// mem_ram
module mem_ram (input clk, wren, 
                input [3:0] d11,input [3:0] d12,input [3:0] d13,input [3:0] d14,input [3:0] d15,input [3:0] d16,input [3:0] d17,input [3:0]d18,
					 input [3:0] d21,input [3:0] d22,input [3:0] d23,input [3:0] d24,input [3:0] d25,input [3:0] d26,input [3:0] d27,input [3:0]d28,
					 input [3:0] d31,input [3:0] d32,input [3:0] d33,input [3:0] d34,input [3:0] d35,input [3:0] d36,input [3:0] d37,input [3:0]d38,
					 input [3:0] d41,input [3:0] d42,input [3:0] d43,input [3:0] d44,input [3:0] d45,input [3:0] d46,input [3:0] d47,input [3:0]d48,
					 input [3:0] r1,input [3:0] r2,
					 input [3:0] r3,input [3:0] r4,
					 output [11:0] w_sum11,
					 output [11:0] w_sum12,
					 output [11:0] w_sum13,
					 output [11:0] w_sum14,
					 output [11:0] w_sum15,
					 output [11:0] w_sum16,
					 output [11:0] w_sum17,
					 output [11:0] w_sum18
					 );
For scale: ~2200 cells after synthesis, about 130 flip-flops, ~22000 um2 of cells after synthesis.
Settings: LEC_CHECK=0, CAP_MARGIN=20, CORE_MARGIN=2, CORE_UTILIZATION=70, CTS_CLUSTER_DIAMETER=28, CTS_CLUSTER_SIZE=69, MAX_ROUTING_LAYER=met5, SETUP_SLACK_MARGIN=1.76, SLEW_MARGIN=20, TNS_END_PERCENT=55; clock period 6.54 ns.
run.sh (not shown) runs the stock make flow with config.mk's settings and CLKGATE_MAP_FILE=.
The starting point failed in global routing (5_1_grt).
Then changed:
==> flow/config.mk (replaced) <==
export PLATFORM = sky130hd
export DESIGN_NAME = mem_ram
export DESIGN_NICKNAME = mem_ram
export VERILOG_FILES = /design/flow/design.v
export SDC_FILE = /design/flow/constraint.sdc
export NUM_CORES = 4
export LEC_CHECK = 0
export CAP_MARGIN = 20
export CORE_MARGIN = 2
export CORE_UTILIZATION = 66
export SLEW_MARGIN = 20
==> flow/constraint.sdc (replaced) <==
create_clock -name core_clock -period 6.6 [get_ports {clk}]
set_input_delay 1.3200 -clock core_clock [delete_from_list [all_inputs] [get_ports {clk}]]
set_output_delay 1.3200 -clock core_clock [all_outputs]
set_load 0.01 [all_outputs]
This time the run finished but failed the layout checks on negative setup slack.
Synthesized cell count is unchanged.
Die area came out higher by a few percent.
Synthesized area is unchanged.
Then changed:
--- a/flow/config.mk
+++ b/flow/config.mk
@@ -8,4 +8,6 @@
 export CAP_MARGIN = 20
 export CORE_MARGIN = 2
-export CORE_UTILIZATION = 66
+export CORE_UTILIZATION = 60
+export CTS_CLUSTER_SIZE = 70
+export MAX_ROUTING_LAYER = met4
 export SLEW_MARGIN = 20
==> flow/constraint.sdc (replaced) <==
create_clock -name core_clock -period 5.35 [get_ports {clk}]
set_input_delay 1.0700 -clock core_clock [delete_from_list [all_inputs] [get_ports {clk}]]
set_output_delay 1.0700 -clock core_clock [all_outputs]
set_load 0.01 [all_outputs]
The new run reached the layout checks and failed them: negative setup slack.
Critical path depth came out lower by 1.
Routed wire length grows slightly.
Global-route usage came out lower by 1.6 points.
Then changed:
--- a/flow/config.mk
+++ b/flow/config.mk
@@ -8,6 +8,5 @@
 export CAP_MARGIN = 20
 export CORE_MARGIN = 2
-export CORE_UTILIZATION = 60
-export CTS_CLUSTER_SIZE = 70
-export MAX_ROUTING_LAYER = met4
+export CORE_UTILIZATION = 40
+export HOLD_SLACK_MARGIN = 0.07
 export SLEW_MARGIN = 20
==> flow/constraint.sdc (replaced) <==
create_clock -name core_clock -period 5.6 [get_ports {clk}]
set_input_delay 1.1200 -clock core_clock [delete_from_list [all_inputs] [get_ports {clk}]]
set_output_delay 1.1200 -clock core_clock [all_outputs]
set_load 0.01 [all_outputs]
The new run produced a layout that fails on negative setup slack.
Non-clock buffer count falls by 10.
Routed wire length decreases by 9.7%.
Via count decreases by 7.7%.
Final area barely changes.
Synthesized area stays the same.
Then changed:
--- a/flow/config.mk
+++ b/flow/config.mk
@@ -6,7 +6,9 @@
 export NUM_CORES = 4
 export LEC_CHECK = 0
+export ABC_AREA = 1
 export CAP_MARGIN = 20
 export CORE_MARGIN = 2
-export CORE_UTILIZATION = 40
-export HOLD_SLACK_MARGIN = 0.07
+export CORE_UTILIZATION = 65
+export CTS_CLUSTER_SIZE = 99
 export SLEW_MARGIN = 20
+export TNS_END_PERCENT = 15
==> flow/constraint.sdc (replaced) <==
create_clock -name core_clock -period 5.79 [get_ports {clk}]
set_input_delay 1.1580 -clock core_clock [delete_from_list [all_inputs] [get_ports {clk}]]
set_output_delay 1.1580 -clock core_clock [all_outputs]
set_load 0.01 [all_outputs]
The changed run reached the layout checks and failed them: negative setup slack.
Wire length went up by about 0.3%.
Via count goes up by 14%.
Sequential share of layout area is higher by 0.41 points.
Critical path depth goes up by 2.
Die size is lower by 36%.
Setup slack is better by 300 ps.
Hold slack improved by 14 ps.
Final area fell by 3.2%.
Cell count came out higher by 5.8%.
